--- flow/run.sh ---
#!/bin/bash
# the make line also repeats each setting of config.mk as NAME=value (left out here)
make -C /OpenROAD-flow-scripts/flow DESIGN_CONFIG=/design/flow/config.mk WORK_HOME=/design/flow/orfs CLKGATE_MAP_FILE= finish
--- flow/config.mk ---
export PLATFORM = sky130hd
export DESIGN_NAME = FP_div
export DESIGN_NICKNAME = FP_div
export VERILOG_FILES = /design/flow/design.v
export SDC_FILE = /design/flow/constraint.sdc
export NUM_CORES = 4
export LEC_CHECK = 0
export ABC_AREA = 1
export CAP_MARGIN = 20
export CELL_PAD_IN_SITES_GLOBAL_PLACEMENT = 0
export CORE_ASPECT_RATIO = 1.04
export CORE_MARGIN = 6
export CORE_UTILIZATION = 72
export CTS_CLUSTER_DIAMETER = 231
export CTS_CLUSTER_SIZE = 15
export HOLD_SLACK_MARGIN = 0.11
export MAX_ROUTING_LAYER = met4
export MIN_ROUTING_LAYER = met1
export PLACE_DENSITY_LB_ADDON = 0.25
export SETUP_SLACK_MARGIN = -0.75
export SLEW_MARGIN = 35
--- flow/constraint.sdc ---
create_clock -name core_clock -period 29.2 [get_ports {clk}]
set_input_delay 5.8400 -clock core_clock [delete_from_list [all_inputs] [get_ports {clk}]]
set_output_delay 5.8400 -clock core_clock [all_outputs]
set_load 0.01 [all_outputs]
--- flow/design.v ---
module a_s(op_a, op_m, as, outp);
   parameter        NBITS = 6;
   input [NBITS:0]  op_a;
   input [NBITS:0]  op_m;
   input            as;
   output [NBITS:0] outp;
   reg [NBITS:0]    outp;
   always @(as or op_a or op_m)
   begin: adder_subt
      if (as == 1'b1)
         outp <= op_a + op_m;
      else
         outp <= op_a - op_m;
   end
endmodule
module div_nr_wsticky(A, B, Q, sticky);
   parameter             NBITS = 6;
   parameter             PBITS = 8;
   input [NBITS-1:0]     A;
   input [NBITS-1:0]     B;
   output [PBITS-1:0]    Q;
   output                sticky;
   parameter [NBITS-1:0] ZEROS = 0;
   reg [NBITS:0]         YY_in[0:PBITS];
   reg [PBITS-1:0]       QQ_in[0:PBITS];
   reg [NBITS:0]         m_cablesIn[0:PBITS];
   wire [NBITS:0]        m_cablesOut[0:PBITS];
   wire [PBITS:0]        a_or_s;
   wire [PBITS-1:0]      QQ;
   wire [NBITS-1:0]      YY;
   wire [NBITS-1:0]      XX;
   assign XX = A;
   assign YY = B;
   assign Q = QQ;
   assign a_or_s[0] = 1'b0;
   always @(*) m_cablesIn[0] <= {1'b0, XX};
   always @(*) YY_in[0] <= {1'b0, YY};
   generate
      begin : xhdl0
         genvar                I;
         for (I = 0; I <= PBITS - 1; I = I + 1)
         begin : divisor
            a_s #(NBITS) int_mod(.op_a(m_cablesIn[I]), .op_m(YY_in[I]), .as(a_or_s[I]), .outp(m_cablesOut[I]));
         end
      end
   endgenerate
   generate
      begin : xhdl1
         genvar                I;
         for (I = 0; I <= PBITS - 1; I = I + 1)
         begin : conex
            assign a_or_s[I + 1] = m_cablesOut[I][NBITS];
            always @(*) m_cablesIn[I + 1] <= {m_cablesOut[I][NBITS - 1:0], 1'b0};
            always @(*) YY_in[I + 1] <= YY_in[I];
            always @(*) QQ_in[I + 1][I] <= a_or_s[I + 1];
            if (I > 0)
            begin : rest
               always @(*) QQ_in[I + 1][I - 1:0] <= QQ_in[I][I - 1:0];
            end
         end
      end
   endgenerate
   generate
      begin : xhdl2
         genvar                I;
         for (I = 0; I <= PBITS - 1; I = I + 1)
         begin : quotient
            assign QQ[I] = (~QQ_in[PBITS][PBITS - 1 - I]);
         end
      end
   endgenerate
   assign sticky = (m_cablesOut[PBITS - 1] == ZEROS) ? 1'b0 : 
                   1'b1;
endmodule
module FP_div(FP_A, FP_B, clk, ce, FP_Z);
   parameter         K = 32;
   parameter         P = 24;
   parameter         E = 8;
   input [K-1:0]     FP_A;
   input [K-1:0]     FP_B;
   input             clk;
   input             ce;
   output [K-1:0]    FP_Z;
   reg [K-1:0]       FP_Z;
   parameter [K-1:0] ZEROS = 1'b0;
   parameter [K-1:0] ONES = 32'hffffffff;
   parameter [E-1:0] BIAS = {1'b0, ONES[E - 2:0]};
   parameter         PBITS = P + 3;
   reg [K-1:0]       A_int;
   reg [K-1:0]       B_int;
   reg [K-1:0]       FP_Z_int;
   wire [E-1:0]      exp_A;
   wire [E-1:0]      exp_B;
   wire [P-1:0]      frac_A;
   wire [P-1:0]      frac_B;
   wire              sign_A;
   wire              sign_B;
   wire              expA_FF;
   wire              expB_FF;
   wire              expA_Z;
   wire              expB_Z;
   wire              fracA_Z;
   wire              fracB_Z;
   wire [E:0]        exp_noBIAS;
   wire [E:0]        exp_Biased;
   wire [E:0]        exp_Biased_Norm;
   wire              isNaN_A;
   wire              isNaN_B;
   wire              isInf_A;
   wire              isInf_B;
   wire              isZero_A;
   wire              isZero_B;
   wire              isNaN;
   wire              isInf;
   wire              isZero;
   wire              sign;
   wire [PBITS-1:0]  frac_div;
   wire [PBITS-1:0]  frac_div_shifted;
   wire [PBITS-2:0]  fr_sh;
   wire [P-2:0]      frac_final;
   wire              underflow;
   wire              overflow;
   wire [E-1:0]      exp_final;
   wire              sticky_bit;
   wire              div_by_zero;
   always @(posedge clk)
      begin
         if (ce == 1'b1)
         begin
            A_int <= FP_A;
            B_int <= FP_B;
         end
      end
   assign sign_A = A_int[K - 1];
   assign sign_B = B_int[K - 1];
   assign exp_A = A_int[K - 2:K - E - 1];
   assign exp_B = B_int[K - 2:K - E - 1];
   assign frac_A = {1'b1, A_int[P - 2:0]};
   assign frac_B = {1'b1, B_int[P - 2:0]};
   assign expA_FF = (A_int[K - 2:K - E - 1] == ONES[K - 2:K - E - 1]) ? 1'b1 : 
                    1'b0;
   assign expB_FF = (B_int[K - 2:K - E - 1] == ONES[K - 2:K - E - 1]) ? 1'b1 : 
                    1'b0;
   assign expA_Z = (A_int[K - 2:K - E - 1] == ZEROS[K - 2:K - E - 1]) ? 1'b1 : 
                   1'b0;
   assign expB_Z = (B_int[K - 2:K - E - 1] == ZEROS[K - 2:K - E - 1]) ? 1'b1 : 
                   1'b0;
   assign fracA_Z = (A_int[P - 2:0] == ZEROS[P - 2:0]) ? 1'b1 : 
                    1'b0;
   assign fracB_Z = (B_int[P - 2:0] == ZEROS[P - 2:0]) ? 1'b1 : 
                    1'b0;
   assign isNaN_A = expA_FF & ((~fracA_Z));
   assign isNaN_B = expB_FF & ((~fracB_Z));
   assign isInf_A = expA_FF;
   assign isInf_B = expB_FF;
   assign isZero_A = expA_Z & fracA_Z;
   assign isZero_B = expB_Z & fracB_Z;
   assign div_by_zero = expB_Z;
   assign isNaN = isNaN_A | isNaN_B;
   assign isInf = isInf_A | isInf_B | div_by_zero;
   assign isZero = isZero_A & (~isZero_B);
   assign exp_noBIAS = ({1'b0, exp_A}) - ({1'b0, exp_B});
   assign exp_Biased = exp_noBIAS + ({1'b0, BIAS});
   assign sign = sign_A ^ sign_B;
   div_nr_wsticky #(P,PBITS) a_div(.A(frac_A), .B(frac_B), .Q(frac_div), .sticky(sticky_bit));
   assign frac_div_shifted = (frac_div[PBITS - 1] == 1'b0) ? {frac_div[PBITS - 2:0], 1'b0} : 
                             frac_div;
   assign exp_Biased_Norm = (frac_div[PBITS - 1] == 1'b0) ? exp_Biased - 1 : 
                            exp_Biased;
   assign exp_final = exp_Biased_Norm[E - 1:0];
   assign overflow = (((exp_Biased_Norm[E:E - 1] == 2'b10) | (exp_Biased_Norm[E:0] == {1'b0, ONES[E - 1:0]}))) ? 1'b1 : 
                     1'b0;
   assign underflow = (((exp_Biased_Norm[E:E - 1] == 2'b11) | (exp_Biased_Norm[E - 1:0] == ZEROS[E - 1:0]))) ? 1'b1 : 
                      1'b0;
   assign fr_sh = frac_div_shifted[PBITS - 2:0];
   assign frac_final = ((fr_sh[2] == 1'b1 & (sticky_bit == 1'b1 | fr_sh[0] == 1'b1 | fr_sh[1] == 1'b1))) ? fr_sh[PBITS - 2:PBITS - P] + 1 : 
                       (((sticky_bit == 1'b1) & (fr_sh[2:0] == 3'b100) & (fr_sh[3] == 1'b1))) ? fr_sh[PBITS - 2:PBITS - P] + 1 : 
                       fr_sh[PBITS - 2:PBITS - P];
   always @(sign or isNaN or isInf or isZero or exp_final or frac_final or underflow or overflow)
   begin: packing
      FP_Z_int[K - 1] <= sign;
      if (isNaN == 1'b1)
      begin
         FP_Z_int[K - 2:P - 1] <= ONES[E - 1:0];
         FP_Z_int[P - 2:0] <= {1'b1, ZEROS[P - 3:0]};
      end
      else if ((isInf == 1'b1) | (overflow == 1'b1))
      begin
         FP_Z_int[K - 2:P - 1] <= ONES[E - 1:0];
         FP_Z_int[P - 2:0] <= ZEROS[P - 2:0];
      end
      else if ((isZero == 1'b1) | (underflow == 1'b1))
      begin
         FP_Z_int[K - 2:P - 1] <= ZEROS[E - 1:0];
         FP_Z_int[P - 2:0] <= ZEROS[P - 2:0];
      end
      else
      begin
         FP_Z_int[K - 2:P - 1] <= exp_final;
         FP_Z_int[P - 2:0] <= frac_final;
      end
   end
   always @(posedge clk)
   begin: final_reg
      begin
         if (ce == 1'b1)
            FP_Z <= FP_Z_int;
      end
   end
endmodule
==> results of run 1 <==
## through the flow
step	hold WS [ns]	setup slack, ns
after floorplan	0.5431	-14.35
after global placement	0.5459	-14.29
==> out/metrics.csv, run 1 <==
stage,metric,value,unit
yosys,Synthesized registers,96,
floorplanning,chip area,85130,um^2
place,RD Place Congestion,1.103,
yosys,post-synth top area cell,ha_1,
yosys,"FFs w/ async S/R, synth",0,%
floorplanning,Die Wd,286.3,um
yosys,Synth Area per Inst,6.435,um^2
yosys,top cells by area,"ha_1 24%, inv_1 9.9%, nand2_1 9.3%, a21oi_1 9.2%, xor2_1 8.6%",
run_status,status,stopped before the end,
floorplanning,Initial Util,72.79,%
yosys,Syn Std Cell Area,56350,um^2
yosys,Dominant comb cell,adder cells,
floorplanning,core area,77420,um^2
yosys,sequential share of the synthesized area,5.115,%
yosys,"Net Count, Synth",9949,
run_status,stop err,"[ERROR DPL-0038] Utilization greater than 100%, impossible to legalize",
yosys,"Compound Share, Synth",23.27,%
yosys,Yosys Instances,8757,
floorplanning,number of core rows,104,
yosys,post-synth top area share,24.42,%
yosys,Synth warnings,9,
floorplanning,Die Y,297.3,um
yosys,"count leader, synth",inv_1,
yosys,"top cells by count, synth","1,487 x inv_1, 1,389 x nand2_1, 1,100 x ha_1, 1,034 x a21oi_1, 644 x o21ai_0",
floorplanning,boundary pin count,98,
run_status,Last stage,3_5_place_dp,
yosys,MUX share of area,1.119,%
yosys,Synth Area in Adders,25.35,%
place,count of input and output buffers,97,
yosys,xor/xnor share of the synthesized area,9.014,%
yosys,Post-synth EDFFs,96,
yosys,"area fraction in and, or, nand and nor cells",23.63,%
yosys,main flop type,edfxtp_1,
yosys,Post-Synthesis Cells,8757,
yosys,yosys stat area,56350,um^2
yosys,Cell variety after synth,77,
==> run 2: changes to the inputs <==
CELL_PAD_IN_SITES_GLOBAL_PLACEMENT = not set   (was 0)
CORE_ASPECT_RATIO = 1.81   (was 1.04)
CORE_MARGIN = 2   (was 6)
CTS_CLUSTER_DIAMETER = 346   (was 231)
CTS_CLUSTER_SIZE = 79   (was 15)
HOLD_SLACK_MARGIN = -0.09   (was 0.11)
PLACE_DENSITY_LB_ADDON = 0.03   (was 0.25)
SETUP_SLACK_MARGIN = not set   (was -0.75)
TNS_END_PERCENT = 5   (was not set)
clock period = 49.5 ns   (was 29.2 ns; I/O delays follow)
==> run 2 against run 1 <==
Now clean on timing, DRC and antenna. Die size is 5.3% lower. Synthesized area is the same. Synthesized cell count unchanged.
==> out/metrics.csv, run 2 <==
stage,metric,value,unit,change
sta,Finish-stage setup viols,0,,
floorplanning,Die Wd,212.0,um,was 286.3 um
routing,total wire length,234800,um,
sta,Fmax,0.02092,GHz,
yosys,main flop type,edfxtp_1,,unchanged
clocking,hold buffers post-CTS,0,,
clocking,CTS Buf Count,9,,
flow_run,number of max-cap violations,0,,
clocking,TritonCTS clock tree,built,,
yosys,"area fraction in and, or, nand and nor cells",23.63,%,unchanged
routing,drt pass-1 iters,14,,
critical_path,CP required,49.63,ns,
floorplanning,chip area,80620,um^2,"was 85,130 um^2"
yosys,sequential share of the synthesized area,5.115,%,unchanged
yosys,Synth Area in Adders,25.35,%,unchanged
clocking,CTS max path bufs,2,,
critical_path,crit path buf inv count,35,,
yosys,Syn Std Cell Area,56350,um^2,unchanged
floorplanning,Initial Util,72.37,%,was 72.79%
place,dpl cells,9871,,
yosys,"Net Count, Synth",9949,,unchanged
finish,Non-Filler Instances,10110,,
finish,final design utilization,81.15,%,
clocking,clock slew at reported path FFs,0.12,ns,
floorplanning,core area,77870,um^2,"was 77,420 um^2"
yosys,"top cells by count, synth","1,487 x inv_1, 1,389 x nand2_1, 1,100 x ha_1, 1,034 x a21oi_1, 644 x o21ai_0",,unchanged
global_route,initial antenna violation count,32,,
global_route,total track usage,56.24,%,
global_route,vias in the first global route,64890,,
yosys,Synth warnings,9,,unchanged
clocking,clock latency (worst-skew pair),0.41,ns,
yosys,"FFs w/ async S/R, synth",0,%,unchanged
finish,nets@finish,10170,,
critical_path,Critical path origin,B_int[7],,
yosys,post-synth top area share,24.42,%,unchanged
global_route,global route overflow,0,,
finish,area grow syn2layout,12.13,%,
critical_path,CP Depth,344,,
routing,Via density,6.740,,
critical_path,R2R setup slack,1.70,ns,
place,count of input and output buffers,97,,unchanged
global_route,largest net degree at the start of global routing,53,,
sta,post-layout period usage of the worst path,96.57,%,
yosys,xor/xnor share of the synthesized area,9.014,%,unchanged
sta,clock skew,0.03211,ns,
sta,worst-margin pin slew,1.020,ns,
floorplanning,Die Y,380.4,um,was 297.3 um
yosys,top cells by area,"ha_1 24%, inv_1 9.9%, nand2_1 9.3%, a21oi_1 9.2%, xor2_1 8.6%",,unchanged
critical_path,Critical Setup Path Class,flip-flop to flip-flop,,
global_route,global-route wire length before repair,343900,um,
routing,Antenna Nets Post-Route,0,,
yosys,Cell variety after synth,77,,unchanged
critical_path,reg2reg path depth,344,,
clocking,clock sink total,96,,
critical_path,Reg-to-Reg End,FP_Z[11],,
place,hpwl dp,158700,um,
sta,Final Slew Violations,0,,
routing,Routed WL per cell,23.23,um,
critical_path,max incr delay on CP,0.46,ns,
critical_path,crit-path max FO,17,,
critical_path,Setup crit end kind,flip-flop,,
hold_path,min-delay src,A_int[31],,
place,RD Place Congestion,1.147,,was 1.103
critical_path,reg2reg start,B_int[7],,
yosys,Dominant comb cell,adder cells,,unchanged
yosys,yosys stat area,56350,um^2,unchanged
yosys,post-synth top area cell,ha_1,,unchanged
yosys,Post-synth EDFFs,96,,unchanged
yosys,"count leader, synth",inv_1,,unchanged
hold_path,Hold EP,FP_Z[31],,
clocking,H-tree levels,3,,
yosys,Post-Synthesis Cells,8757,,unchanged
sta,Slew headroom,32.02,%,
sta,Fin. Hold Viols,0,,
critical_path,CP arrival,47.93,ns,
floorplanning,boundary pin count,98,,unchanged
hold_path,Hold Crit Depth,1,,
flow_run,Tool Warnings,425,,
finish,Fill cells,5673,,
critical_path,Critical-path top delay cell,ha_1,,
yosys,Synthesized registers,96,,unchanged
hold_path,Hold WC Path Type,flip-flop to flip-flop,,
sta,min Tclk post-route,47.80,ns,
clocking,CTS root buf,clkbuf_16,,
routing,DR vias,68110,,
critical_path,CP endpoint,FP_Z[11],,
routing,DRC,0,,
yosys,Yosys Instances,8757,,unchanged
floorplanning,number of core rows,138,,was 104
critical_path,Startpoint Class,flip-flop,,
critical_path,cell family with most CP delay,AND-OR/OR-AND gates,,
run_status,status,"complete, no violations",,was stopped before the end
yosys,MUX share of area,1.119,%,unchanged
routing,Initial DRC Count,9445,,
sta,setup TNS,0,ns,
yosys,"Compound Share, Synth",23.27,%,unchanged
critical_path,"most used cell, CP",nand2_1,,
yosys,Synth Area per Inst,6.435,um^2,unchanged
run 2: final cells by class:
cell class              count  area [um^2]  share of cell area (%)
diodes                     74        185.2                  0.2930
clock buffers               9        225.2                  0.3564
clock inverters             7        81.33                  0.1287
inverters                1540         5872                   9.292
multi-input cells        6982        49700                   78.65
flip-flops and latches     96         2883                   4.562
well taps                1050         1314                   2.079
repair buffers            347         2934                   4.643
run 2: what timing repair did:
action / CTS / global route
resized: 48 / 731
cloned: 2 / 15
setup buffers: 8 / 119
setup endpoints to repair: 23 / 23
pin swaps: 5 / 181
run 2: routing by layer:
metal	track usage, %	routed length (um)
met3	24.09	29760
met1	52.78	70210
met2	84.13	102600
met5	-	0
met4	56.01	32150
run 2: per-stage QoR:
step	worst slack (ns)	hold slack (ns)	area [um^2]
2_1_floorplan	3.413	0.5431	56350
3_3_place_gp	-1.943	0.5442	58360
3_5_place_dp	-2.528	0.5731	58360
4_1_cts	0.02551	0.5864	58870
5_1_grt	-1.529	0.6049	63140
6_report	1.698	0.5751	63190
==> run 3: changes to the inputs <==
CORE_ASPECT_RATIO = 0.9   (was 1.81)
CTS_CLUSTER_DIAMETER = 232   (was 346)
CTS_CLUSTER_SIZE = 28   (was 79)
HOLD_SLACK_MARGIN = 0.3   (was -0.09)
MIN_ROUTING_LAYER = not set   (was met1)
PLACE_DENSITY_LB_ADDON = 0.2   (was 0.03)
SETUP_SLACK_MARGIN = 1.94   (was not set)
SLEW_MARGIN = 20   (was 35)
TNS_END_PERCENT = not set   (was 5)
clock period = 53.6 ns   (was 49.5 ns; I/O delays follow)
==> run 3 against run 2 <==
Still clean on timing, DRC and antenna. Setup slack better by 3.1 ns. Sequential share of layout area up 0.22 points. Final area down 4.6%. Critical path type unchanged. Highest routed layer unchanged.
==> out/metrics.csv, run 3 <==
stage,metric,value,unit,change
yosys,Syn Std Cell Area,56350,um^2,unchanged
yosys,Synth Area per Inst,6.435,um^2,unchanged
place,RD Place Congestion,1.017,,was 1.147
yosys,"count leader, synth",inv_1,,unchanged
routing,Routed WL per cell,20.04,um,was 23.23 um
routing,total wire length,198600,um,"was 234,800 um"
yosys,top cells by area,"ha_1 24%, inv_1 9.9%, nand2_1 9.3%, a21oi_1 9.2%, xor2_1 8.6%",,unchanged
routing,DRC,0,,unchanged
global_route,vias in the first global route,57120,,"was 64,890"
routing,Initial DRC Count,7140,,"was 9,445"
critical_path,Setup crit end kind,flip-flop,,unchanged
yosys,Yosys Instances,8757,,unchanged
critical_path,R2R setup slack,4.79,ns,was 1.70 ns
clocking,CTS root buf,clkbuf_16,,unchanged
sta,Fin. Hold Viols,0,,unchanged
global_route,initial antenna violation count,7,,was 32
clocking,H-tree levels,3,,unchanged
yosys,"top cells by count, synth","1,487 x inv_1, 1,389 x nand2_1, 1,100 x ha_1, 1,034 x a21oi_1, 644 x o21ai_0",,unchanged
floorplanning,Die Y,269.4,um,was 380.4 um
critical_path,CP Depth,312,,was 344
routing,met3 routed wirelength,25820,um,"was 29,760 um"
yosys,Synth Area in Adders,25.35,%,unchanged
hold_path,min-delay src,A_int[31],,unchanged
yosys,main flop type,edfxtp_1,,unchanged
finish,area grow syn2layout,6.967,%,was 12.13%
routing,met2 wire length,82990,um,"was 102,600 um"
yosys,sequential share of the synthesized area,5.115,%,unchanged
critical_path,CP arrival,48.94,ns,was 47.93 ns
flow_run,number of max-cap violations,0,,unchanged
routing,Antenna Nets Post-Route,0,,unchanged
hold_path,Hold EP,FP_Z[31],,unchanged
critical_path,Reg-to-Reg End,FP_Z[14],,was FP_Z[11]
critical_path,crit-path max FO,33,,was 17
yosys,post-synth top area cell,ha_1,,unchanged
routing,top layer used by detailed routing,met4,,unchanged
clocking,clock sink total,96,,unchanged
yosys,Dominant comb cell,adder cells,,unchanged
sta,Final Slew Violations,0,,unchanged
floorplanning,core area,77670,um^2,"was 77,870 um^2"
critical_path,Critical Setup Path Class,flip-flop to flip-flop,,unchanged
sta,RSZ-0062 raised after global routing,false,,
sta,Finish-stage setup viols,0,,unchanged
yosys,Synthesized registers,96,,unchanged
flow_run,Tool Warnings,423,,was 425
routing,drt pass-1 iters,9,,was 14
sta,clock skew,0.02643,ns,was 0.03211 ns
place,pre-CTS WS,0.3037,ns,was -2.528 ns
sta,final setup margin,4.787,ns,was 1.698 ns
clocking,clock slew at reported path FFs,0.10,ns,was 0.12 ns
critical_path,CP required,53.73,ns,was 49.63 ns
yosys,Cell variety after synth,77,,unchanged
critical_path,CP endpoint,FP_Z[14],,was FP_Z[11]
critical_path,Startpoint Class,flip-flop,,unchanged
yosys,"FFs w/ async S/R, synth",0,%,unchanged
global_route,total track usage,45.24,%,was 56.24%
finish,nets@finish,10050,,"was 10,170"
yosys,Post-Synthesis Cells,8757,,unchanged
critical_path,crit path buf inv count,29,,was 35
critical_path,"most used cell, CP",nand2_1,,unchanged
clocking,clock latency (worst-skew pair),0.39,ns,was 0.41 ns
yosys,xor/xnor share of the synthesized area,9.014,%,unchanged
floorplanning,Initial Util,72.55,%,was 72.37%
sta,worst-margin pin slew,1.109,ns,was 1.020 ns
yosys,Synth warnings,9,,unchanged
hold_path,Hold WC Path Type,flip-flop to flip-flop,,unchanged
critical_path,Critical-path top delay cell,edfxtp_1,,was ha_1
global_route,global-route wire length before repair,291400,um,"was 343,900 um"
yosys,yosys stat area,56350,um^2,unchanged
routing,Via density,6.337,,was 6.740
yosys,"Compound Share, Synth",23.27,%,unchanged
hold_path,Hold Crit Depth,1,,unchanged
routing,M1 wire length,73080,um,"was 70,210 um"
yosys,"Net Count, Synth",9949,,unchanged
critical_path,Critical path origin,B_int[14],,was B_int[7]
sta,Slew headroom,26.05,%,was 32.02%
sta,setup TNS,0,ns,unchanged
place,hpwl dp,137600,um,"was 158,700 um"
critical_path,reg2reg path depth,312,,was 344
finish,Fill cells,6085,,"was 5,673"
floorplanning,boundary pin count,98,,unchanged
routing,DR vias,62800,,"was 68,110"
critical_path,max incr delay on CP,0.43,ns,was 0.46 ns
global_route,global route overflow,0,,unchanged
yosys,"area fraction in and, or, nand and nor cells",23.63,%,unchanged
place,count of input and output buffers,97,,unchanged
sta,Fmax,0.02049,GHz,was 0.02092 GHz
clocking,CTS max path bufs,2,,unchanged
clocking,CTS Buf Count,9,,unchanged
clocking,TritonCTS clock tree,built,,unchanged
floorplanning,Die Wd,298.9,um,was 212.0 um
sta,min Tclk post-route,48.81,ns,was 47.80 ns
yosys,post-synth top area share,24.42,%,unchanged
global_route,largest net degree at the start of global routing,77,,was 53
floorplanning,number of core rows,97,,was 138
run_status,status,"complete, no violations",,unchanged
yosys,Post-synth EDFFs,96,,unchanged
critical_path,cell family with most CP delay,AND-OR/OR-AND gates,,unchanged
floorplanning,chip area,80530,um^2,"was 80,620 um^2"
sta,post-layout period usage of the worst path,91.07,%,was 96.57%
yosys,MUX share of area,1.119,%,unchanged
critical_path,reg2reg start,B_int[14],,was B_int[7]
==> run 3: cell type report <==
class                      count  area [um^2]  area share (%)
clock buffer                   9        225.2          0.3736
multi-input combinational   6989        47680           79.09
tap                         1039         1300           2.157
clock inverter                 7        81.33          0.1349
timing repair inverter         1        5.005        0.008303
antenna                        7        17.52         0.02906
timing repair buffer         223         2225           3.690
sequential                    96         2883           4.782
inverter                    1540         5868           9.735
==> run 3: per-layer routing <==
layer,vias up,global-route usage [%]
li1,29500,-
met1,28140,54.94
met2,4043,69.13
met3,1125,7.993
met4,0,28.61
met5,-,-
==> run 3: metrics by stage <==
step	utilization (%)	instance area, um^2	hold WS (ns)	std cells
global route	77.61	60280	0.5971	9911
finish	77.61	60280	0.5747	9911
global placement	74.43	57820	0.5448	9790
detailed placement	74.43	57820	0.5500	9790
floorplan	-	56350	0.5431	8757
CTS	74.99	58250	0.5720	9810
==> run 3: repair_timing <==
action / 4_1_cts / 5_1_grt
gates resized: 21 / 314
cloned: 3 / 29
setup endpoints to repair: 23 / 23
hold buffers: 0 / 0
buffers inserted: 1 / 65
pin swaps: 1 / 65
==> run 4: changes to the inputs <==
ABC_AREA = 0   (was 1)
CELL_PAD_IN_SITES_GLOBAL_PLACEMENT = 0   (was not set)
CORE_ASPECT_RATIO = 1.04   (was 0.9)
CORE_MARGIN = 6   (was 2)
CTS_CLUSTER_DIAMETER = 42   (was 232)
CTS_CLUSTER_SIZE = 61   (was 28)
HOLD_SLACK_MARGIN = 0.11   (was 0.3)
MIN_ROUTING_LAYER = met1   (was not set)
PLACE_DENSITY_LB_ADDON = 0.03   (was 0.2)
SETUP_SLACK_MARGIN = -0.75   (was 1.94)
SLEW_MARGIN = 35   (was 20)
clock period = 40.7 ns   (was 53.6 ns; I/O delays follow)
==> run 4 against run 3 <==
The run now fails in 3_5_place_dp. Synthesized area decreased by 9.7%. Synthesized cell count shrank 21%. Die size decreased by 4.2%.
==> out/metrics.csv, run 4 <==
stage,metric,value,unit,change
yosys,yosys stat area,50870,um^2,"was 56,350 um^2"
yosys,"top cells by count, synth","1,243 x nor2_1, 1,100 x ha_1, 794 x a21oi_1, 564 x xnor2_1, 360 x inv_1",,"was 1,487 x inv_1, 1,389 x nand2_1, 1,100 x ha_1, 1,034 x a21oi_1, 644 x o21ai_0"
floorplanning,number of core rows,98,,was 97
yosys,"Compound Share, Synth",25.48,%,was 23.27%
yosys,top cells by area,"ha_1 27%, xnor2_1 9.7%, nor2_1 9.2%, a21oi_1 7.8%, edfxtp_1 5.7%",,"was ha_1 24%, inv_1 9.9%, nand2_1 9.3%, a21oi_1 9.2%, xor2_1 8.6%"
run_status,status,stopped before the end,,"was complete, no violations"
yosys,post-synth top area share,27.05,%,was 24.42%
yosys,Synth Area per Inst,7.366,um^2,was 6.435 um^2
yosys,Synthesized registers,96,,unchanged
yosys,"Net Count, Synth",8098,,"was 9,949"
run_status,stop err,"[ERROR DPL-0038] Utilization greater than 100%, impossible to legalize",,
floorplanning,core area,69280,um^2,"was 77,670 um^2"
yosys,Syn Std Cell Area,50870,um^2,"was 56,350 um^2"
yosys,post-synth top area cell,ha_1,,unchanged
yosys,Dominant comb cell,adder cells,,unchanged
floorplanning,Initial Util,73.43,%,was 72.55%
yosys,xor/xnor share of the synthesized area,12.34,%,was 9.014%
yosys,Post-synth EDFFs,96,,unchanged
yosys,"count leader, synth",nor2_1,,was inv_1
floorplanning,Die Wd,272.7,um,was 298.9 um
place,RD Place Congestion,1.096,,was 1.017
yosys,"area fraction in and, or, nand and nor cells",18.34,%,was 23.63%
yosys,Synth Area in Adders,28.08,%,was 25.35%
yosys,MUX share of area,5.949,%,was 1.119%
place,count of input and output buffers,97,,unchanged
yosys,sequential share of the synthesized area,5.667,%,was 5.115%
yosys,Yosys Instances,6906,,"was 8,757"
floorplanning,chip area,77180,um^2,"was 80,530 um^2"
yosys,Post-Synthesis Cells,6906,,"was 8,757"
yosys,Synth warnings,9,,unchanged
yosys,main flop type,edfxtp_1,,unchanged
yosys,Cell variety after synth,107,,was 77
floorplanning,Die Y,283.1,um,was 269.4 um
run_status,Last stage,3_5_place_dp,,
yosys,"FFs w/ async S/R, synth",0,%,unchanged
floorplanning,boundary pin count,98,,unchanged
==> run 5: changes to the inputs <==
ABC_AREA = 1   (was 0)
CELL_PAD_IN_SITES_GLOBAL_PLACEMENT = not set   (was 0)
CORE_ASPECT_RATIO = not set   (was 1.04)
CORE_MARGIN = 2   (was 6)
CTS_CLUSTER_DIAMETER = 223   (was 42)
CTS_CLUSTER_SIZE = 98   (was 61)
HOLD_SLACK_MARGIN = 0.28   (was 0.11)
MAX_ROUTING_LAYER = not set   (was met4)
MIN_ROUTING_LAYER = not set   (was met1)
PLACE_DENSITY = 0.4   (was not set)
PLACE_DENSITY_LB_ADDON = not set   (was 0.03)
SETUP_SLACK_MARGIN = not set   (was -0.75)
SLEW_MARGIN = 20   (was 35)
clock period = 48.9 ns   (was 40.7 ns; I/O delays follow)
==> run 5 against run 4 <==
Now clean on timing, DRC and antenna. Synthesized area is 11% higher. Die size is 4.3% higher. Synthesized cell count is 27% higher.
==> out/metrics.csv, run 5 <==
stage,metric,value,unit,change
run_status,status,"complete, no violations",,was stopped before the end
critical_path,Setup crit end kind,flip-flop,,
floorplanning,Die Wd,283.8,um,was 272.7 um
routing,Routed WL per cell,19.91,um,
sta,final setup margin,2.453,ns,
routing,DRC,0,,
yosys,"area fraction in and, or, nand and nor cells",23.63,%,was 18.34%
sta,Final Slew Violations,0,,
routing,Via density,6.337,,
critical_path,Critical-path top delay cell,edfxtp_1,,
floorplanning,chip area,80520,um^2,"was 77,180 um^2"
yosys,Dominant comb cell,adder cells,,unchanged
hold_path,Hold EP,FP_Z[31],,
place,Placed Area,57930,um^2,
yosys,post-synth top area share,24.42,%,was 27.05%
routing,total wire length,199200,um,
yosys,sequential share of the synthesized area,5.115,%,was 5.667%
global_route,total track usage,43.46,%,
critical_path,Critical path origin,B_int[1],,
sta,post-layout period usage of the worst path,94.98,%,
sta,min Tclk post-route,46.45,ns,
finish,final design utilization,80.21,%,
floorplanning,Initial Util,72.75,%,was 73.43%
clocking,CTS root buf,clkbuf_16,,
critical_path,CP endpoint,FP_Z[18],,
yosys,main flop type,edfxtp_1,,unchanged
yosys,top cells by area,"ha_1 24%, inv_1 9.9%, nand2_1 9.3%, a21oi_1 9.2%, xor2_1 8.6%",,"was ha_1 27%, xnor2_1 9.7%, nor2_1 9.2%, a21oi_1 7.8%, edfxtp_1 5.7%"
clocking,CTS max path bufs,2,,
clocking,clock sink total,96,,
yosys,"FFs w/ async S/R, synth",0,%,unchanged
routing,drt pass-1 iters,12,,
floorplanning,number of core rows,102,,was 98
finish,area grow syn2layout,10.27,%,
hold_path,Hold WC Path Type,flip-flop to flip-flop,,
critical_path,CP Depth,329,,
critical_path,CP arrival,46.59,ns,
critical_path,reg2reg path depth,329,,
yosys,Yosys Instances,8757,,"was 6,906"
yosys,"Compound Share, Synth",23.27,%,was 25.48%
yosys,post-synth top area cell,ha_1,,unchanged
critical_path,"most used cell, CP",nand2_1,,
clocking,H-tree levels,3,,
sta,setup TNS,0,ns,
yosys,MUX share of area,1.119,%,was 5.949%
yosys,Post-synth EDFFs,96,,unchanged
sta,Slew headroom,21.96,%,
global_route,global route overflow,0,,
global_route,largest net degree at the start of global routing,54,,
clocking,TritonCTS clock tree,built,,
place,count of input and output buffers,97,,unchanged
clocking,clock slew at reported path FFs,0.08,ns,
routing,Antenna Nets Post-Route,0,,
yosys,Synth Area in Adders,25.35,%,was 28.08%
hold_path,min-delay src,B_int[31],,
yosys,"Net Count, Synth",9949,,"was 8,098"
hold_path,Hold Crit Depth,1,,
place,pre-CTS WS,-1.813,ns,
clocking,clock latency (worst-skew pair),0.39,ns,
place,hpwl dp,135400,um,
place,dpl cells,9806,,
yosys,"top cells by count, synth","1,487 x inv_1, 1,389 x nand2_1, 1,100 x ha_1, 1,034 x a21oi_1, 644 x o21ai_0",,"was 1,243 x nor2_1, 1,100 x ha_1, 794 x a21oi_1, 564 x xnor2_1, 360 x inv_1"
critical_path,cell family with most CP delay,AND-OR/OR-AND gates,,
sta,Fmax,0.02153,GHz,
sta,Fin. Hold Viols,0,,
sta,Finish-stage setup viols,0,,
flow_run,Tool Warnings,425,,
floorplanning,boundary pin count,98,,unchanged
routing,Initial DRC Count,6709,,
yosys,Synthesized registers,96,,unchanged
sta,clock skew,0.01313,ns,
place,RD Place Congestion,1.047,,was 1.096
floorplanning,Die Y,283.8,um,was 283.1 um
flow_run,number of max-cap violations,0,,
critical_path,Startpoint Class,flip-flop,,
critical_path,Reg-to-Reg End,FP_Z[18],,
critical_path,CP required,49.04,ns,
finish,nets@finish,10150,,
global_route,initial antenna violation count,8,,
critical_path,max incr delay on CP,0.50,ns,
critical_path,crit path buf inv count,35,,
sta,worst-margin pin slew,1.169,ns,
sta,Hold Slack,0.5595,ns,
critical_path,crit-path max FO,17,,
yosys,Syn Std Cell Area,56350,um^2,"was 50,870 um^2"
finish,Non-Filler Instances,10010,,
yosys,yosys stat area,56350,um^2,"was 50,870 um^2"
floorplanning,core area,77470,um^2,"was 69,280 um^2"
yosys,Cell variety after synth,77,,was 107
finish,Finished Cell Area,62140,um^2,
critical_path,Critical Setup Path Class,flip-flop to flip-flop,,
yosys,"count leader, synth",inv_1,,was nor2_1
global_route,global-route wire length before repair,287600,um,
yosys,xor/xnor share of the synthesized area,9.014,%,was 12.34%
yosys,Post-Synthesis Cells,8757,,"was 6,906"
critical_path,reg2reg start,B_int[1],,
global_route,vias in the first global route,57240,,
yosys,Synth Area per Inst,6.435,um^2,was 7.366 um^2
clocking,CTS Buf Count,9,,
yosys,Synth warnings,9,,unchanged
routing,DR vias,63410,,
critical_path,R2R setup slack,2.45,ns,
-- run 5: area by class of cell --
cell class | count | area (um^2)
multi-input cells | 6998 | 49170
fillers | 5883 | 15330
inverters | 1540 | 5888
flip-flops and latches | 96 | 2883
repair buffers | 307 | 2575
well taps | 1040 | 1301
clock buffers | 9 | 225.2
clock inverters | 7 | 72.57
diodes | 8 | 20.02
repair inverters | 1 | 5.005
-- run 5: per-layer routing --
layer,routed length (um),track usage (%),vias to the layer above
li1,-,-,29660
met1,72330,52.17,28440
met2,86780,69.63,4112
met3,23030,7.564,1185
met4,16990,32.18,10
met5,65,0,-
-- run 5: what timing repair did --
action	in CTS	in global routing
resized	29	604
gates cloned	2	31
hold buffers	0	0
hold endpoints to repair	0	0
pin swaps	2	168
buffers inserted	4	139
endpoints found under the setup margin	23	23
==> run 6: changes to the inputs <==
TNS_END_PERCENT = 15   (was not set)
clock period = 46.0 ns   (was 48.9 ns; I/O delays follow)
==> run 6 against run 5 <==
Now fails the layout checks on setup timing. Flip-flop count stayed put. Non-clock buffer count is 195 higher. Worst hold slack better by 0.0028 ns. Via count is 3.9% higher. Core utilization is 3.8 points higher. Final cell count is 1.7% higher. Setup slack worse by 3.0 ns. Critical path depth is 4 lower. Highest routed layer unchanged. Register-to-register slack worse by 3.0 ns. Final area is 4.7% higher. Synthesized area stayed put.
==> out/metrics.csv, run 6 <==
stage,metric,value,unit,change
yosys,Yosys Instances,8757,,unchanged
routing,total wire length,210600,um,"was 199,200 um"
sta,clock skew,0.01569,ns,was 0.01313 ns
place,RD Place Congestion,1.023,,was 1.047
sta,min Tclk post-route,46.60,ns,was 46.45 ns
yosys,"FFs w/ async S/R, synth",0,%,unchanged
routing,Routed WL per cell,20.70,um,was 19.91 um
yosys,sequential share of the synthesized area,5.115,%,unchanged
yosys,xor/xnor share of the synthesized area,9.014,%,unchanged
routing,Antenna Nets Post-Route,0,,unchanged
clocking,CTS max path bufs,2,,unchanged
sta,Slew headroom,23.32,%,was 21.96%
critical_path,reg2reg path depth,325,,was 329
critical_path,Setup crit end kind,flip-flop,,unchanged
run_status,status,failed layout checks,,"was complete, no violations"
hold_path,Hold EP,FP_Z[31],,unchanged
routing,drt pass-1 iters,17,,was 12
floorplanning,core area,77470,um^2,unchanged
yosys,Cell variety after synth,77,,unchanged
global_route,initial antenna violation count,10,,was 8
sta,Finish-stage setup viols,23,,was 0
yosys,Synth Area in Adders,25.35,%,unchanged
flow_run,number of max-cap violations,0,,unchanged
critical_path,Critical-path top delay cell,ha_1,,was edfxtp_1
yosys,"count leader, synth",inv_1,,unchanged
place,pre-CTS WS,-1.596,ns,was -1.813 ns
critical_path,CP required,46.15,ns,was 49.04 ns
hold_path,Hold Crit Depth,1,,unchanged
clocking,hold buffers post-CTS,0,,unchanged
sta,final setup margin,-0.5955,ns,was 2.453 ns
critical_path,cell family with most CP delay,AND-OR/OR-AND gates,,unchanged
sta,Fmax,0.02146,GHz,was 0.02153 GHz
global_route,vias in the first global route,57750,,"was 57,240"
yosys,MUX share of area,1.119,%,unchanged
critical_path,Critical Setup Path Class,flip-flop to flip-flop,,unchanged
global_route,largest net degree at the start of global routing,75,,was 54
floorplanning,chip area,80520,um^2,unchanged
yosys,main flop type,edfxtp_1,,unchanged
critical_path,CP endpoint,FP_Z[14],,was FP_Z[18]
clocking,clock slew at reported path FFs,0.08,ns,about the same
floorplanning,Die Wd,283.8,um,unchanged
global_route,global-route wire length before repair,291300,um,"was 287,600 um"
global_route,total track usage,44.15,%,was 43.46%
yosys,Synth warnings,9,,unchanged
clocking,clock latency (worst-skew pair),0.39,ns,about the same
clocking,TritonCTS clock tree,built,,unchanged
global_route,global route overflow,0,,unchanged
routing,Via density,6.475,,was 6.337
sta,Fin. Hold Viols,0,,unchanged
critical_path,max incr delay on CP,0.46,ns,was 0.50 ns
critical_path,CP arrival,46.75,ns,was 46.59 ns
routing,DR vias,65890,,"was 63,410"
sta,Final Slew Violations,0,,unchanged
yosys,yosys stat area,56350,um^2,unchanged
place,dpl cells,9903,,"was 9,806"
place,hpwl dp,137200,um,"was 135,400 um"
clocking,CTS Buf Count,9,,unchanged
critical_path,reg2reg start,B_int[2],,was B_int[1]
clocking,CTS root buf,clkbuf_16,,unchanged
yosys,Post-synth EDFFs,96,,unchanged
run_status,layout check failures,setup timing,,
sta,post-layout period usage of the worst path,101.3,%,was 94.98%
hold_path,Hold WC Path Type,flip-flop to flip-flop,,unchanged
routing,Initial DRC Count,8339,,"was 6,709"
yosys,post-synth top area share,24.42,%,unchanged
yosys,top cells by area,"ha_1 24%, inv_1 9.9%, nand2_1 9.3%, a21oi_1 9.2%, xor2_1 8.6%",,unchanged
routing,DRC,0,,unchanged
sta,worst-margin pin slew,1.138,ns,was 1.169 ns
clocking,clock sink total,96,,unchanged
yosys,Synth Area per Inst,6.435,um^2,unchanged
yosys,"top cells by count, synth","1,487 x inv_1, 1,389 x nand2_1, 1,100 x ha_1, 1,034 x a21oi_1, 644 x o21ai_0",,unchanged
finish,Fill cells,5201,,"was 5,883"
critical_path,R2R setup slack,-0.60,ns,was 2.45 ns
floorplanning,boundary pin count,98,,unchanged
floorplanning,number of core rows,102,,unchanged
yosys,Synthesized registers,96,,unchanged
critical_path,Critical path origin,B_int[2],,was B_int[1]
finish,Non-Filler Instances,10180,,"was 10,010"
finish,area grow syn2layout,15.47,%,was 10.27%
floorplanning,Die Y,283.8,um,unchanged
yosys,"Net Count, Synth",9949,,unchanged
clocking,H-tree levels,3,,unchanged
flow_run,Tool Warnings,426,,was 425
critical_path,crit path buf inv count,34,,was 35
hold_path,min-delay src,B_int[31],,unchanged
yosys,Syn Std Cell Area,56350,um^2,unchanged
yosys,Dominant comb cell,adder cells,,unchanged
critical_path,CP Depth,325,,was 329
place,count of input and output buffers,97,,unchanged
yosys,"area fraction in and, or, nand and nor cells",23.63,%,unchanged
floorplanning,Initial Util,72.75,%,unchanged
critical_path,Reg-to-Reg End,FP_Z[14],,was FP_Z[18]
yosys,Post-Synthesis Cells,8757,,unchanged
critical_path,Startpoint Class,flip-flop,,unchanged
critical_path,crit-path max FO,14,,was 17
critical_path,"most used cell, CP",nand2_1,,unchanged
yosys,"Compound Share, Synth",23.27,%,unchanged
sta,RSZ-0062 raised after global routing,true,,
finish,nets@finish,10320,,"was 10,150"
yosys,post-synth top area cell,ha_1,,unchanged
-- run 6: what timing repair did --
action,in CTS,in global routing
setup endpoints to repair,23,23
gates cloned,0,12
buffers inserted,41,196
gates resized,99,907
pin swaps,22,387
-- run 6: final cells by class --
class	instances	area [um^2]	area share, %
timing repair buffer	502	4232	6.503
clock inverter	7	86.33	0.1327
antenna	9	22.52	0.03461
clock buffer	9	225.2	0.3461
sequential	96	2883	4.430
multi-input combinational	6974	50450	77.53
tap	1040	1301	2.000
inverter	1540	5874	9.027
-- run 6: stage by stage --
stage          hold WS [ns]  TNS (ns)  area, um^2  utilization (%)
2_1_floorplan        0.5431         0       56370                -
3_3_place_gp         0.5460    -4.107       58680            75.74
3_5_place_dp         0.5588    -33.24       58680            75.74
4_1_cts              0.5641         0       59580            76.91
5_1_grt              0.5728    -71.94       65050            83.97
6_report             0.5623    -11.34       65070            84.00
-- run 6: metal layers --
metal / GRT usage [%] / wire length [um] / up-vias
li1: - / - / 29970
met1: 52.63 / 72760 / 29460
met2: 71.02 / 89940 / 4846
met3: 8.167 / 27220 / 1604
met4: 32.25 / 20570 / 14
met5: 0 / 127 / -
==> run 7: changes to the inputs <==
CTS_CLUSTER_DIAMETER = not set   (was 223)
CTS_CLUSTER_SIZE = 62   (was 98)
HOLD_SLACK_MARGIN = 0.3   (was 0.28)
PLACE_DENSITY = not set   (was 0.4)
PLACE_DENSITY_LB_ADDON = 0.19   (was not set)
SETUP_SLACK_MARGIN = 4.85   (was not set)
TNS_END_PERCENT = not set   (was 15)
clock period = 51.3 ns   (was 46.0 ns; I/O delays follow)
==> run 7 against run 6 <==
Now clean on timing, DRC and antenna. Final area decreased by 0.43%. Via count increased by 3.6%. Sequential share of layout area about the same. Critical path type unchanged. Final cell count decreased by 0.28%. Maximum frequency decreased by 2.5%. Synthesized cell count unchanged. Clock skew increased by 0.025 ns. Register-to-register slack improved by 4.1 ns. Setup slack improved by 4.1 ns.
==> out/metrics.csv, run 7 <==
stage,metric,value,unit,change
place,dpl cells,9795,,"was 9,903"
finish,Non-Filler Instances,10150,,"was 10,180"
critical_path,Setup crit end kind,flip-flop,,unchanged
global_route,total track usage,47.09,%,was 44.15%
critical_path,Critical-path top delay cell,edfxtp_1,,was ha_1
critical_path,R2R setup slack,3.53,ns,was -0.60 ns
yosys,sequential share of the synthesized area,5.115,%,unchanged
critical_path,crit path buf inv count,34,,unchanged
critical_path,CP required,51.47,ns,was 46.15 ns
critical_path,Critical path origin,A_int[10],,was B_int[2]
floorplanning,chip area,80520,um^2,unchanged
global_route,vias in the first global route,60150,,"was 57,750"
yosys,"top cells by count, synth","1,487 x inv_1, 1,389 x nand2_1, 1,100 x ha_1, 1,034 x a21oi_1, 644 x o21ai_0",,unchanged
yosys,Syn Std Cell Area,56350,um^2,unchanged
yosys,xor/xnor share of the synthesized area,9.014,%,unchanged
yosys,MUX share of area,1.119,%,unchanged
yosys,main flop type,edfxtp_1,,unchanged
critical_path,CP endpoint,FP_Z[11],,was FP_Z[14]
sta,Fin. Hold Viols,0,,unchanged
sta,RSZ-0062 raised after global routing,true,,unchanged
sta,setup TNS,0,ns,was -11.34 ns
yosys,"Compound Share, Synth",23.27,%,unchanged
sta,Fmax,0.02093,GHz,was 0.02146 GHz
hold_path,Hold WC Path Type,flip-flop to flip-flop,,unchanged
floorplanning,number of core rows,102,,unchanged
floorplanning,Initial Util,72.75,%,unchanged
hold_path,Hold EP,FP_Z[31],,unchanged
floorplanning,Die Wd,283.8,um,unchanged
place,Placed Area,57850,um^2,"was 58,680 um^2"
sta,Final Slew Violations,0,,unchanged
sta,Slew headroom,22.12,%,was 23.32%
routing,Antenna Nets Post-Route,0,,unchanged
clocking,CTS Buf Count,9,,unchanged
yosys,post-synth top area cell,ha_1,,unchanged
clocking,TritonCTS clock tree,built,,unchanged
critical_path,Reg-to-Reg End,FP_Z[11],,was FP_Z[14]
finish,area grow syn2layout,14.98,%,was 15.47%
yosys,Synthesized registers,96,,unchanged
sta,min Tclk post-route,47.77,ns,was 46.60 ns
clocking,CTS root buf,clkbuf_16,,unchanged
sta,final setup margin,3.530,ns,was -0.5955 ns
flow_run,Tool Warnings,424,,was 426
global_route,global-route wire length before repair,309300,um,"was 291,300 um"
sta,post-layout period usage of the worst path,93.12,%,was 101.3%
yosys,Synth warnings,9,,unchanged
yosys,Synth Area in Adders,25.35,%,unchanged
yosys,Yosys Instances,8757,,unchanged
place,count of input and output buffers,97,,unchanged
yosys,post-synth top area share,24.42,%,unchanged
yosys,Cell variety after synth,77,,unchanged
critical_path,Startpoint Class,flip-flop,,unchanged
global_route,largest net degree at the start of global routing,76,,was 75
yosys,Dominant comb cell,adder cells,,unchanged
routing,drt pass-1 iters,22,,was 17
yosys,"count leader, synth",inv_1,,unchanged
clocking,H-tree levels,3,,unchanged
sta,worst-margin pin slew,1.168,ns,was 1.138 ns
sta,Hold Slack,0.5690,ns,was 0.5623 ns
floorplanning,boundary pin count,98,,unchanged
place,hpwl dp,139900,um,"was 137,200 um"
critical_path,CP arrival,47.94,ns,was 46.75 ns
yosys,Post-synth EDFFs,96,,unchanged
global_route,global route overflow,0,,unchanged
global_route,initial antenna violation count,14,,was 10
critical_path,max incr delay on CP,0.75,ns,was 0.46 ns
hold_path,Hold Crit Depth,1,,unchanged
critical_path,reg2reg start,A_int[10],,was B_int[2]
routing,Via density,6.729,,was 6.475
critical_path,reg2reg path depth,350,,was 325
yosys,Synth Area per Inst,6.435,um^2,unchanged
routing,DRC,0,,unchanged
yosys,"area fraction in and, or, nand and nor cells",23.63,%,unchanged
critical_path,cell family with most CP delay,simple AND/OR/NAND/NOR gates,,was AND-OR/OR-AND gates
critical_path,Critical Setup Path Class,flip-flop to flip-flop,,unchanged
finish,Fill cells,5039,,"was 5,201"
yosys,yosys stat area,56350,um^2,unchanged
routing,Routed WL per cell,22.49,um,was 20.70 um
floorplanning,Die Y,283.8,um,unchanged
critical_path,crit-path max FO,17,,was 14
clocking,CTS max path bufs,2,,unchanged
routing,Initial DRC Count,10400,,"was 8,339"
place,RD Place Congestion,1.018,,was 1.023
yosys,top cells by area,"ha_1 24%, inv_1 9.9%, nand2_1 9.3%, a21oi_1 9.2%, xor2_1 8.6%",,unchanged
finish,final design utilization,83.64,%,was 84.00%
critical_path,CP Depth,350,,was 325
clocking,clock latency (worst-skew pair),0.46,ns,was 0.39 ns
yosys,"Net Count, Synth",9949,,unchanged
finish,Finished Cell Area,64800,um^2,"was 65,070 um^2"
routing,total wire length,228200,um,"was 210,600 um"
place,pre-CTS WS,-0.4405,ns,was -1.596 ns
floorplanning,core area,77470,um^2,unchanged
clocking,clock slew at reported path FFs,0.12,ns,was 0.08 ns
flow_run,number of max-cap violations,0,,unchanged
routing,DR vias,68290,,"was 65,890"
clocking,clock sink total,96,,unchanged
sta,Finish-stage setup viols,0,,was 23
hold_path,min-delay src,B_int[31],,unchanged
sta,clock skew,0.04036,ns,was 0.01569 ns
run_status,status,"complete, no violations",,was failed layout checks
yosys,Post-Synthesis Cells,8757,,unchanged
finish,nets@finish,10270,,"was 10,320"
yosys,"FFs w/ async S/R, synth",0,%,unchanged
critical_path,"most used cell, CP",nand2_1,,unchanged
==> run 7: final cells by class <==
cell class	instances	area [um^2]	share of cell area, %
inverters	1540	5941	9.168
diodes	21	52.55	0.08110
repair buffers	431	3650	5.633
clock buffers	9	225.2	0.3476
repair inverters	1	5.005	0.007724
well taps	1040	1301	2.008
multi-input cells	7003	50640	78.16
flip-flops and latches	96	2883	4.449
clock inverters	7	93.84	0.1448
==> run 7: routing by layer <==
metal | track usage (%) | share of wire (%)
met4 | 37.01 | 11
met5 | 0 | 0.16
met3 | 9.783 | 14
met2 | 75.14 | 42
met1 | 54.99 | 33
==> run 7: what timing repair did <==
| item | 4_1_cts | 5_1_grt |
|---|---|---|
| buffers inserted | 82 | 193 |
| gates cloned | 24 | 17 |
| pin swaps | 79 | 293 |
| gates resized | 255 | 704 |
| hold buffers | 0 | 0 |
| setup endpoints to repair | 23 | 23 |
==> run 8: changes to the inputs <==
ABC_AREA = 0   (was 1)
CORE_ASPECT_RATIO = 1.04   (was not set)
CORE_MARGIN = 6   (was 2)
CORE_UTILIZATION = 22   (was 72)
CTS_CLUSTER_DIAMETER = 42   (was not set)
CTS_CLUSTER_SIZE = 61   (was 62)
GPL_ROUTABILITY_DRIVEN = 0   (was not set)
GPL_TIMING_DRIVEN = 0   (was not set)
HOLD_SLACK_MARGIN = -0.07   (was 0.3)
MAX_ROUTING_LAYER = met4   (was not set)
MIN_ROUTING_LAYER = met1   (was not set)
PLACE_DENSITY_LB_ADDON = 0.03   (was 0.19)
SETUP_SLACK_MARGIN = not set   (was 4.85)
SLEW_MARGIN = 35   (was 20)
clock period = 68.2 ns   (was 51.3 ns; I/O delays follow)
==> run 8 against run 7 <==
Maximum frequency fell by 25%. Critical endpoint is now FP_Z[10]. Core utilization is 57 points lower. Synthesized area decreased by 9.7%. Clock-buffer cell count unchanged. Clock skew shrank 0.0094 ns.
==> out/metrics.csv, run 8 <==
stage,metric,value,unit,change
run_status,status,"complete, no violations",,unchanged
critical_path,Reg-to-Reg End,FP_Z[10],,was FP_Z[11]
floorplanning,chip area,242900,um^2,"was 80,520 um^2"
sta,setup TNS,0,ns,unchanged
clocking,CTS root buf,clkbuf_16,,unchanged
sta,min Tclk post-route,63.77,ns,was 47.77 ns
clocking,clock sink total,96,,unchanged
critical_path,reg2reg path depth,366,,was 350
global_route,largest net degree at the start of global routing,70,,was 76
routing,met2 wire length,109900,um,"was 94,790 um"
yosys,"FFs w/ async S/R, synth",0,%,unchanged
yosys,"Net Count, Synth",8098,,"was 9,949"
yosys,"count leader, synth",nor2_1,,was inv_1
clocking,CTS max path bufs,2,,unchanged
global_route,global-route wire length before repair,326200,um,"was 309,300 um"
yosys,Synth Area in Adders,28.08,%,was 25.35%
finish,Finished Cell Area,62090,um^2,"was 64,800 um^2"
place,Placed Area,57410,um^2,"was 57,850 um^2"
hold_path,min-delay src,B_int[31],,unchanged
routing,DRC,0,,unchanged
critical_path,crit path buf inv count,32,,was 34
sta,clock skew,0.03094,ns,was 0.04036 ns
sta,Hold Slack,0.5733,ns,was 0.5690 ns
sta,post-layout period usage of the worst path,93.50,%,was 93.12%
critical_path,R2R setup slack,4.43,ns,was 3.53 ns
clocking,H-tree levels,3,,unchanged
yosys,main flop type,edfxtp_1,,unchanged
sta,Finish-stage setup viols,0,,unchanged
yosys,Synthesized registers,96,,unchanged
floorplanning,boundary pin count,98,,unchanged
clocking,CTS Buf Count,9,,unchanged
clocking,clock latency (worst-skew pair),0.44,ns,was 0.46 ns
clocking,clock slew at reported path FFs,0.13,ns,was 0.12 ns
routing,drt pass-1 iters,5,,was 22
routing,Via density,4.755,,was 6.729
global_route,total track usage,18.03,%,was 47.09%
critical_path,CP endpoint,FP_Z[10],,was FP_Z[11]
yosys,Post-synth EDFFs,96,,unchanged
critical_path,Setup crit end kind,flip-flop,,unchanged
floorplanning,core area,229300,um^2,"was 77,470 um^2"
critical_path,Startpoint Class,flip-flop,,unchanged
place,count of input and output buffers,97,,unchanged
yosys,Syn Std Cell Area,50870,um^2,"was 56,350 um^2"
critical_path,Critical path origin,B_int[2],,was A_int[10]
yosys,MUX share of area,5.949,%,was 1.119%
critical_path,reg2reg start,B_int[2],,was A_int[10]
routing,total wire length,223400,um,"was 228,200 um"
yosys,sequential share of the synthesized area,5.667,%,was 5.115%
floorplanning,Die Wd,483.5,um,was 283.8 um
place,hpwl dp,190900,um,"was 139,900 um"
critical_path,CP required,68.35,ns,was 51.47 ns
global_route,initial antenna violation count,5,,was 14
sta,Final Slew Violations,0,,unchanged
sta,Fin. Hold Viols,0,,unchanged
flow_run,number of max-cap violations,0,,unchanged
hold_path,Hold WC Path Type,flip-flop to flip-flop,,unchanged
floorplanning,number of core rows,179,,was 102
routing,Antenna Nets Post-Route,0,,unchanged
yosys,"area fraction in and, or, nand and nor cells",18.34,%,was 23.63%
sta,worst-margin pin slew,1.119,ns,was 1.168 ns
yosys,xor/xnor share of the synthesized area,12.34,%,was 9.014%
hold_path,Hold Crit Depth,1,,unchanged
yosys,"top cells by count, synth","1,243 x nor2_1, 1,100 x ha_1, 794 x a21oi_1, 564 x xnor2_1, 360 x inv_1",,"was 1,487 x inv_1, 1,389 x nand2_1, 1,100 x ha_1, 1,034 x a21oi_1, 644 x o21ai_0"
routing,DR vias,49410,,"was 68,290"
routing,Initial DRC Count,2144,,"was 10,400"
critical_path,cell family with most CP delay,AND-OR/OR-AND gates,,was simple AND/OR/NAND/NOR gates
yosys,Cell variety after synth,107,,was 77
yosys,Yosys Instances,6906,,"was 8,757"
routing,Routed WL per cell,21.50,um,was 22.49 um
yosys,Post-Synthesis Cells,6906,,"was 8,757"
critical_path,"most used cell, CP",a21o_1,,was nand2_1
hold_path,Hold EP,FP_Z[31],,unchanged
finish,Fill cells,25270,,"was 5,039"
yosys,"Compound Share, Synth",25.48,%,was 23.27%
sta,Slew headroom,24.84,%,was 22.12%
flow_run,Tool Warnings,423,,was 424
critical_path,Critical-path top delay cell,or4_1,,was edfxtp_1
yosys,Dominant comb cell,adder cells,,unchanged
global_route,vias in the first global route,50410,,"was 60,150"
yosys,post-synth top area share,27.05,%,was 24.42%
finish,nets@finish,8498,,"was 10,270"
global_route,global route overflow,0,,unchanged
finish,final design utilization,27.07,%,was 83.64%
critical_path,crit-path max FO,15,,was 17
routing,M1 wire length,105100,um,"was 76,290 um"
floorplanning,Die Y,502.4,um,was 283.8 um
floorplanning,Initial Util,22.18,%,was 72.75%
critical_path,max incr delay on CP,0.55,ns,was 0.75 ns
yosys,Synth Area per Inst,7.366,um^2,was 6.435 um^2
finish,area grow syn2layout,22.05,%,was 14.98%
yosys,top cells by area,"ha_1 27%, xnor2_1 9.7%, nor2_1 9.2%, a21oi_1 7.8%, edfxtp_1 5.7%",,"was ha_1 24%, inv_1 9.9%, nand2_1 9.3%, a21oi_1 9.2%, xor2_1 8.6%"
critical_path,CP Depth,366,,was 350
routing,met3 routed wirelength,3385,um,"was 32,280 um"
sta,Fmax,0.01568,GHz,was 0.02093 GHz
yosys,post-synth top area cell,ha_1,,unchanged
critical_path,CP arrival,63.91,ns,was 47.94 ns
yosys,Synth warnings,9,,unchanged
clocking,TritonCTS clock tree,built,,unchanged
critical_path,Critical Setup Path Class,flip-flop to flip-flop,,unchanged
routing,top layer used by detailed routing,met4,,was met5
yosys,yosys stat area,50870,um^2,"was 56,350 um^2"
run 8: layer usage:
metal  global-route usage, %  vias up
li1                        -    25300
met1                   22.88    23520
met2                   31.98      451
met3                  0.8440      139
met4                   3.704        0
met5                       -        -
run 8: layout make-up:
| type | count | area [um^2] | area share [%] |
|---|---|---|---|
| Clock buffer | 9 | 225.2 | 0.3627 |
| Multi-Input combinational cell | 6290 | 48090 | 77.45 |
| Timing Repair Buffer | 408 | 4218 | 6.793 |
| Tap cell | 3077 | 3850 | 6.200 |
| Clock inverter | 7 | 91.34 | 0.1471 |
| Antenna cell | 3 | 7.507 | 0.01209 |
| Inverter | 363 | 1505 | 2.424 |
| Sequential cell | 96 | 2883 | 4.643 |
| Buffer | 138 | 1219 | 1.963 |
run 8: timing repair:
item,CTS,global route
resized,225,432
setup buffers,55,143
hold buffers,0,0
gates cloned,1,1
pin swaps,25,140
setup endpoints to repair,23,23
run 8: through the flow:
step,setup slack (ns),instances
after floorplan,7.283,6906
after global placement,-19.50,10080
after CTS,0.03520,10260
after global routing,-0.1912,10390
final,4.432,10390
after detailed placement,-11.38,10190
